==> run a <==
==> flow/design.v <==
`timescale 1ns/10ps
module DFF(clk, rst, D, Q);
input clk, rst;
input [17:0] D;
output reg [17:0] Q;
always @(posedge clk or posedge rst) begin
	if (rst) begin
	    Q <= 18'd0;
	end
	else begin
		Q <= D;
	end
end
endmodule
module FA(in1, in2, out);
input signed [15:0] in1;
input signed [17:0] in2;
output signed [17:0] out;
assign out = in1 + in2;
endmodule
`timescale 1ns/10ps
module SRRC(clk, rst, en, Din, Dout);
input clk, rst, en;
input [1:0] Din;
output [17:0] Dout;
wire signed [15:0] din;
wire signed [15:0] m [0:32];
wire [17:0] q [0:31]; 
wire [17:0] sum [0:31];
assign din = {Din, 14'd0};
assign m[0] = ~((din >>> 7) + (din >>> 9) + (din >>> 11)) + 1;
assign m[1] = ~((din >>> 8) + (din >>> 11) + (din >>> 13)) + 1;
assign m[2] = (din >>> 6) - (din >>> 8) - (din >>> 11) + (din >>> 14);
assign m[3] = (din >>> 6) + (din >>> 10) - (din >>> 12) - (din >>> 14);
assign m[4] = (din >>> 9) + (din >>> 12);
assign m[5] = ~((din >>> 6) + (din >>> 10) + (din >>> 12)) + 1;
assign m[6] = ~((din >>> 6) - (din >>> 9) + (din >>> 11) + (din >>> 14)) + 1;
assign m[7] = (din >>> 6) + (din >>> 9) - (din >>> 11) - (din >>> 13);
assign m[8] = (din >>> 4) - (din >>> 6) - (din >>> 8) + (din >>> 11) + (din >>> 14);
assign m[9] = (din >>> 6) - (din >>> 10) - (din >>> 13);
assign m[10] = ~((din >>> 4) + (din >>> 6) - (din >>> 10) - (din >>> 13)) + 1;
assign m[11] = ~((din >>> 3) + (din >>> 5) + (din >>> 9)) + 1;
assign m[12] = ~((din >>> 3) - (din >>> 6) - (din >>> 8) + (din >>> 13)) + 1;
assign m[13] = (din >>> 3) + (din >>> 5) + (din >>> 9) + (din >>> 11) - (din >>> 13);
assign m[14] = (din >>> 1) + (din >>> 4) + (din >>> 6) + (din >>> 9) - (din >>> 12) - (din >>> 14);
assign m[15] = din - (din >>> 5) + (din >>> 7) - (din >>> 9) - (din >>> 11) - (din >>> 13);
assign m[16] = din + (din >>> 3) + (din >>> 7) + (din >>> 9) - (din >>> 11);
assign m[17] = din - (din >>> 5) + (din >>> 7) - (din >>> 9) - (din >>> 11) - (din >>> 13);
assign m[18] = (din >>> 1) + (din >>> 4) + (din >>> 6) + (din >>> 9) - (din >>> 12) - (din >>> 14);
assign m[19] = (din >>> 3) + (din >>> 5) + (din >>> 9) + (din >>> 11) - (din >>> 13);
assign m[20] = ~((din >>> 3) - (din >>> 6) - (din >>> 8) + (din >>> 13)) + 1;
assign m[21] = ~((din >>> 3) + (din >>> 5) + (din >>> 9)) + 1;
assign m[22] = ~((din >>> 4) + (din >>> 6) - (din >>> 10) - (din >>> 13)) + 1;
assign m[23] = (din >>> 6) - (din >>> 10) - (din >>> 13);
assign m[24] = (din >>> 4) - (din >>> 6) - (din >>> 8) + (din >>> 11) + (din >>> 14);
assign m[25] = (din >>> 6) + (din >>> 9) - (din >>> 11) - (din >>> 13);
assign m[26] = ~((din >>> 6) - (din >>> 9) + (din >>> 11) + (din >>> 14)) + 1;
assign m[27] = ~((din >>> 6) + (din >>> 10) + (din >>> 12)) + 1;
assign m[28] = (din >>> 9) + (din >>> 12);
assign m[29] = (din >>> 6) + (din >>> 10) - (din >>> 12) - (din >>> 14);
assign m[30] = (din >>> 6) - (din >>> 8) - (din >>> 11) + (din >>> 14);
assign m[31] = ~((din >>> 8) + (din >>> 11) + (din >>> 13)) + 1;
assign m[32] = ~((din >>> 7) + (din >>> 9) + (din >>> 11)) + 1;
DFF u_DFF0 (.clk(clk), .rst(rst), .D(sum[1]), .Q(q[0]));
DFF u_DFF1 (.clk(clk), .rst(rst), .D(sum[2]), .Q(q[1]));
DFF u_DFF2 (.clk(clk), .rst(rst), .D(sum[3]), .Q(q[2]));
DFF u_DFF3 (.clk(clk), .rst(rst), .D(sum[4]), .Q(q[3]));
DFF u_DFF4 (.clk(clk), .rst(rst), .D(sum[5]), .Q(q[4]));
DFF u_DFF5 (.clk(clk), .rst(rst), .D(sum[6]), .Q(q[5]));
DFF u_DFF6 (.clk(clk), .rst(rst), .D(sum[7]), .Q(q[6]));
DFF u_DFF7 (.clk(clk), .rst(rst), .D(sum[8]), .Q(q[7]));
DFF u_DFF8 (.clk(clk), .rst(rst), .D(sum[9]), .Q(q[8]));
DFF u_DFF9 (.clk(clk), .rst(rst), .D(sum[10]), .Q(q[9]));
DFF u_DFF10 (.clk(clk), .rst(rst), .D(sum[11]), .Q(q[10]));
DFF u_DFF11 (.clk(clk), .rst(rst), .D(sum[12]), .Q(q[11]));
DFF u_DFF12 (.clk(clk), .rst(rst), .D(sum[13]), .Q(q[12]));
DFF u_DFF13 (.clk(clk), .rst(rst), .D(sum[14]), .Q(q[13]));
DFF u_DFF14 (.clk(clk), .rst(rst), .D(sum[15]), .Q(q[14]));
DFF u_DFF15 (.clk(clk), .rst(rst), .D(sum[16]), .Q(q[15]));
DFF u_DFF16 (.clk(clk), .rst(rst), .D(sum[17]), .Q(q[16]));
DFF u_DFF17 (.clk(clk), .rst(rst), .D(sum[18]), .Q(q[17]));
DFF u_DFF18 (.clk(clk), .rst(rst), .D(sum[19]), .Q(q[18]));
DFF u_DFF19 (.clk(clk), .rst(rst), .D(sum[20]), .Q(q[19]));
DFF u_DFF20 (.clk(clk), .rst(rst), .D(sum[21]), .Q(q[20]));
DFF u_DFF21 (.clk(clk), .rst(rst), .D(sum[22]), .Q(q[21]));
DFF u_DFF22 (.clk(clk), .rst(rst), .D(sum[23]), .Q(q[22]));
DFF u_DFF23 (.clk(clk), .rst(rst), .D(sum[24]), .Q(q[23]));
DFF u_DFF24 (.clk(clk), .rst(rst), .D(sum[25]), .Q(q[24]));
DFF u_DFF25 (.clk(clk), .rst(rst), .D(sum[26]), .Q(q[25]));
DFF u_DFF26 (.clk(clk), .rst(rst), .D(sum[27]), .Q(q[26]));
DFF u_DFF27 (.clk(clk), .rst(rst), .D(sum[28]), .Q(q[27]));
DFF u_DFF28 (.clk(clk), .rst(rst), .D(sum[29]), .Q(q[28]));
DFF u_DFF29 (.clk(clk), .rst(rst), .D(sum[30]), .Q(q[29]));
DFF u_DFF30 (.clk(clk), .rst(rst), .D(sum[31]), .Q(q[30]));
DFF u_DFF31 (.clk(clk), .rst(rst), .D({m[32][15], m[32][15], m[32]}), .Q(q[31]));
FA u_FA0 (.in1(m[0]), .in2(q[0]), .out(sum[0]));
FA u_FA1 (.in1(m[1]), .in2(q[1]), .out(sum[1]));
FA u_FA2 (.in1(m[2]), .in2(q[2]), .out(sum[2]));
FA u_FA3 (.in1(m[3]), .in2(q[3]), .out(sum[3]));
FA u_FA4 (.in1(m[4]), .in2(q[4]), .out(sum[4]));
FA u_FA5 (.in1(m[5]), .in2(q[5]), .out(sum[5]));
FA u_FA6 (.in1(m[6]), .in2(q[6]), .out(sum[6]));
FA u_FA7 (.in1(m[7]), .in2(q[7]), .out(sum[7]));
FA u_FA8 (.in1(m[8]), .in2(q[8]), .out(sum[8]));
FA u_FA9 (.in1(m[9]), .in2(q[9]), .out(sum[9]));
FA u_FA10 (.in1(m[10]), .in2(q[10]), .out(sum[10]));
FA u_FA11 (.in1(m[11]), .in2(q[11]), .out(sum[11]));
FA u_FA12 (.in1(m[12]), .in2(q[12]), .out(sum[12]));
FA u_FA13 (.in1(m[13]), .in2(q[13]), .out(sum[13]));
FA u_FA14 (.in1(m[14]), .in2(q[14]), .out(sum[14]));
FA u_FA15 (.in1(m[15]), .in2(q[15]), .out(sum[15]));
FA u_FA16 (.in1(m[16]), .in2(q[16]), .out(sum[16]));
FA u_FA17 (.in1(m[17]), .in2(q[17]), .out(sum[17]));
FA u_FA18 (.in1(m[18]), .in2(q[18]), .out(sum[18]));
FA u_FA19 (.in1(m[19]), .in2(q[19]), .out(sum[19]));
FA u_FA20 (.in1(m[20]), .in2(q[20]), .out(sum[20]));
FA u_FA21 (.in1(m[21]), .in2(q[21]), .out(sum[21]));
FA u_FA22 (.in1(m[22]), .in2(q[22]), .out(sum[22]));
FA u_FA23 (.in1(m[23]), .in2(q[23]), .out(sum[23]));
FA u_FA24 (.in1(m[24]), .in2(q[24]), .out(sum[24]));
FA u_FA25 (.in1(m[25]), .in2(q[25]), .out(sum[25]));
FA u_FA26 (.in1(m[26]), .in2(q[26]), .out(sum[26]));
FA u_FA27 (.in1(m[27]), .in2(q[27]), .out(sum[27]));
FA u_FA28 (.in1(m[28]), .in2(q[28]), .out(sum[28]));
FA u_FA29 (.in1(m[29]), .in2(q[29]), .out(sum[29]));
FA u_FA30 (.in1(m[30]), .in2(q[30]), .out(sum[30]));
FA u_FA31 (.in1(m[31]), .in2(q[31]), .out(sum[31]));
assign Dout = sum[0];
endmodule
module USI(clk, rst, en, lf_in, hf_out);
input clk, rst, en;
input [1:0] lf_in;
output reg [1:0] hf_out;
reg [1:0] switch;
always @(posedge clk or posedge rst) begin
	if (rst) begin
	    switch <= 2'd0;
	end
	else if(en) begin
		if(switch == 2'd3) begin
			switch <= 2'd0;
		end
		else begin
			switch <= switch + 2'd1;
		end
	end
	else begin
		switch <= switch;
	end
end
always @(posedge clk or posedge rst) begin
 	if (rst) begin
 	    hf_out <= 2'd0;
 	end
 	else if(en) begin
 		if(switch == 2'd2) begin
 			hf_out <= lf_in;
 		end
 		else begin
 			hf_out <= 2'd0;
 		end
 	end
 	else begin
 		hf_out <= hf_out;
 	end
 end 
endmodule
module SM(clk, rst, en, Din, I, Q);
input clk, rst, en;
input [1:0] Din;
output reg [1:0] I;
output reg [1:0] Q;
always @(posedge clk or posedge rst) begin
      if (rst) begin
          I <= 2'b00;
          Q <= 2'b00; 
      end
      else if(en) begin
            case(Din)
             0: begin
                  I <= 2'b01;
                  Q <= 2'b01;
             end
             1: begin
                  I <= 2'b01;
                  Q <= 2'b11;
             end
             2: begin
                  I <= 2'b11;
                  Q <= 2'b01;
             end
             3: begin
                  I <= 2'b11;
                  Q <= 2'b11;
             end
             default : begin
                  I <= I;
                  Q <= Q;
             end
            endcase
      end
      else begin
            I <= I;
            Q <= Q;
      end
end
endmodule
module SPC(clk, rst, en, Din, OUT);
input clk, rst, en;
input Din;
output reg [1:0] OUT;
reg swap;
always @(posedge clk or posedge rst) begin
	if (rst) begin
	    swap <= 1'd0;
	end
	else if(en) begin
		swap <= ~swap;
	end
	else begin
		swap <= swap;
	end
end
always @(posedge clk or posedge rst) begin
	if (rst) begin
	    OUT <= 2'd0;
	end
	else if(en) begin
		if(!swap) OUT[0] <= Din;
		else OUT <= (OUT << 1) | Din;
	end
	else begin
		OUT <= OUT;
	end
end
endmodule
`timescale 1ns/10ps
module QAM(clk, rst, en, Din, IFout);
input clk, rst, en;
input Din;
output reg signed [17:0] IFout;
wire [1:0] spc_out;
wire [1:0] sm_i;
wire [1:0] sm_q;
wire [1:0] lf_i;
wire [1:0] lf_q;
wire [1:0] usi_i;
wire [1:0] usi_q;
wire signed [17:0] srrc_i;
wire signed [17:0] srrc_q;
wire en0;
wire en1;
wire en2;
wire en3;
reg sm_ctrl;
reg [3:0] usi_ctrl;
reg [1:0] mix_cnt;
reg sync_i0, sync_i1, sync_q0, sync_q1;
reg ce2;
always @(posedge clk or posedge rst) begin
	if (rst) begin
	    ce2 <= 1'd0;
	end
	else begin
		ce2 <= ~ce2;
	end
end
assign en0 = en & ce2;
always @(posedge clk or posedge rst) begin
	if (rst) begin
	    sync_i0 <= 1'd0;
	    sync_q0 <= 1'd0; 
	end
	else begin
		sync_i0 <= sm_i[1];
		sync_q0 <= sm_q[1];
	end
end
always @(posedge clk or posedge rst) begin
	if (rst) begin
	    sync_i1 <= 1'd0;
	    sync_q1 <= 1'd0;
	end
	else begin
		sync_i1 <= sync_i0;
		sync_q1 <= sync_q0;
	end
end
always @(posedge clk or posedge rst) begin
	if (rst) begin
	    sm_ctrl <= 1'd0;
	end
	else if (ce2) begin
		sm_ctrl <= ~sm_ctrl;
	end
end
assign en1 = (sm_ctrl & ce2) ? 1'd1 : 1'd0;
always @(posedge clk or posedge rst) begin
	if (rst) begin
	    usi_ctrl <= 1'd0;
	end
	else if(en) begin
		if(usi_ctrl == 4'd8) usi_ctrl <= usi_ctrl;
		else usi_ctrl <= usi_ctrl + 4'd1;
	end
end
assign en2 = (usi_ctrl == 4'd8) ? 1'd1 : 1'd0;
assign en3 = 1'd1;
assign lf_i = {sync_i1, 1'd1};
assign lf_q = {sync_q1, 1'd1};
SPC u_SPC(.clk(clk),
	      .rst(rst),
	      .en(en0),
	      .Din(Din),
	      .OUT(spc_out)
	      );
SM u_SM(.clk(clk),
	    .rst(rst),
	    .en(en1),
	    .Din(spc_out),
	    .I(sm_i),
	    .Q(sm_q)
	    );
USI u_USI_i(.clk(clk),
	        .rst(rst),
	        .en(en2),
	        .lf_in(lf_i),
	        .hf_out(usi_i)
	        );
USI u_USI_q(.clk(clk),
	        .rst(rst),
	        .en(en2),
	        .lf_in(lf_q),
	        .hf_out(usi_q)
	        );
SRRC u_SRRC_i(.clk(clk),
	          .rst(rst),
	          .en(en3),
	          .Din(usi_i),
	          .Dout(srrc_i)
	          );
SRRC u_SRRC_q(.clk(clk),
	          .rst(rst),
	          .en(en3),
	          .Din(usi_q),
	          .Dout(srrc_q)
	          );
always @(posedge clk or posedge rst) begin
	if (rst) begin
	    mix_cnt <= 2'd0;
	end
	else if(en) begin
		if (mix_cnt == 2'd3) begin
			mix_cnt <= 2'd0;
		end
		else begin
			mix_cnt <= mix_cnt + 2'd1;
		end
	end
	else begin
		mix_cnt <= mix_cnt;
	end
end
always @(posedge clk or posedge rst) begin
	if (rst) begin
	    IFout <= 18'd0;
	end
	else if(en2) begin
		case(mix_cnt)
             3: begin
             	IFout <= srrc_i;
             end
             0: begin
             	IFout <= ~(srrc_q) + 18'd1;
             end
             1: begin
             	IFout <= ~(srrc_i) + 18'd1;
             end
             2: begin
             	IFout <= srrc_q;
             end
             default: begin
             	IFout <= IFout;
             end
		endcase
	end
	else begin
		IFout <= IFout;
	end
end
endmodule
==> flow/run.sh <==
#!/bin/bash
# the make line also repeats each setting of config.mk as NAME=value (left out here)
make -C /OpenROAD-flow-scripts/flow DESIGN_CONFIG=/design/flow/config.mk WORK_HOME=/design/flow/orfs CLKGATE_MAP_FILE= finish
==> flow/config.mk <==
export PLATFORM = sky130hd
export DESIGN_NAME = QAM
export DESIGN_NICKNAME = QAM
export VERILOG_FILES = /design/flow/design.v
export SDC_FILE = /design/flow/constraint.sdc
export NUM_CORES = 4
export LEC_CHECK = 0
export CAP_MARGIN = 20
export CORE_ASPECT_RATIO = 0.67
export CORE_MARGIN = 9
export CORE_UTILIZATION = 51
export CTS_CLUSTER_DIAMETER = 228
export GPL_ROUTABILITY_DRIVEN = 0
export GPL_TIMING_DRIVEN = 0
export HOLD_SLACK_MARGIN = 0.14
export MAX_ROUTING_LAYER = met4
export MIN_ROUTING_LAYER = met2
export PLACE_DENSITY_LB_ADDON = 0.29
export SLEW_MARGIN = 15
==> flow/constraint.sdc <==
create_clock -name core_clock -period 7.66 [get_ports {clk}]
set_input_delay 1.5320 -clock core_clock [delete_from_list [all_inputs] [get_ports {clk}]]
set_output_delay 1.5320 -clock core_clock [all_outputs]
set_load 0.01 [all_outputs]
==> run b (differences from run a) <==
Settings changed: CORE_ASPECT_RATIO 0.67 to unset, CORE_MARGIN 9 to 2, CORE_UTILIZATION 51 to 70, CTS_CLUSTER_DIAMETER 228 to unset, CTS_CLUSTER_SIZE set to 70, GPL_ROUTABILITY_DRIVEN 0 to unset, GPL_TIMING_DRIVEN 0 to unset, HOLD_SLACK_MARGIN 0.14 to unset, MAX_ROUTING_LAYER met4 to unset, MIN_ROUTING_LAYER met2 to unset, PLACE_DENSITY_LB_ADDON 0.29 to unset, SLEW_MARGIN 15 to 20.
==> flow/constraint.sdc (replaced) <==
create_clock -name core_clock -period 3.72 [get_ports {clk}]
set_input_delay 0.7440 -clock core_clock [delete_from_list [all_inputs] [get_ports {clk}]]
set_output_delay 0.7440 -clock core_clock [all_outputs]
set_load 0.01 [all_outputs]
==> run c (differences from run a) <==
Settings changed: CORE_ASPECT_RATIO 0.67 to unset, CORE_MARGIN 9 to 2, CORE_UTILIZATION 51 to 40, CTS_CLUSTER_DIAMETER 228 to unset, GPL_ROUTABILITY_DRIVEN 0 to unset, GPL_TIMING_DRIVEN 0 to unset, HOLD_SLACK_MARGIN 0.14 to unset, MAX_ROUTING_LAYER met4 to unset, MIN_ROUTING_LAYER met2 to unset, PLACE_DENSITY_LB_ADDON 0.29 to unset, SLEW_MARGIN 15 to 20.
==> flow/constraint.sdc (replaced) <==
create_clock -name core_clock -period 4.66 [get_ports {clk}]
set_input_delay 0.9320 -clock core_clock [delete_from_list [all_inputs] [get_ports {clk}]]
set_output_delay 0.9320 -clock core_clock [all_outputs]
set_load 0.01 [all_outputs]
==> reports/qor.csv <==
metric,value,unit
status,failed layout checks,
Violated Checks,negative setup slack,
Log Warnings,63,
post-route worst setup slack,-18.00,ps
Final Non-Filler Cells,9033,
setup-violating endpoint count in the final report,1,
Top delay family on crit path,adder cells,
Hold Crit Class,in -> async,
The numbers above come from run b.

==> reports/qor.csv <==
metric,value,unit
Log Warnings,57,
Final Non-Filler Cells,9091,
status,no timing/DRC/antenna violations,
Top delay family on crit path,buffers and inverters,
setup-violating endpoint count in the final report,0,
Hold Crit Class,reg -> reg,
Post-CTS Hold Fix Bufs,0,
The numbers above come from run a.

==> reports/qor.csv <==
metric,value,unit
status,no timing/DRC/antenna violations,
Top delay family on crit path,buffers and inverters,
setup-violating endpoint count in the final report,0,
Hold Crit Class,reg -> reg,
post-route worst setup slack,416.5,ps
Worst setup EP type,flop,
worst hold stages,0,
The numbers above come from run c.

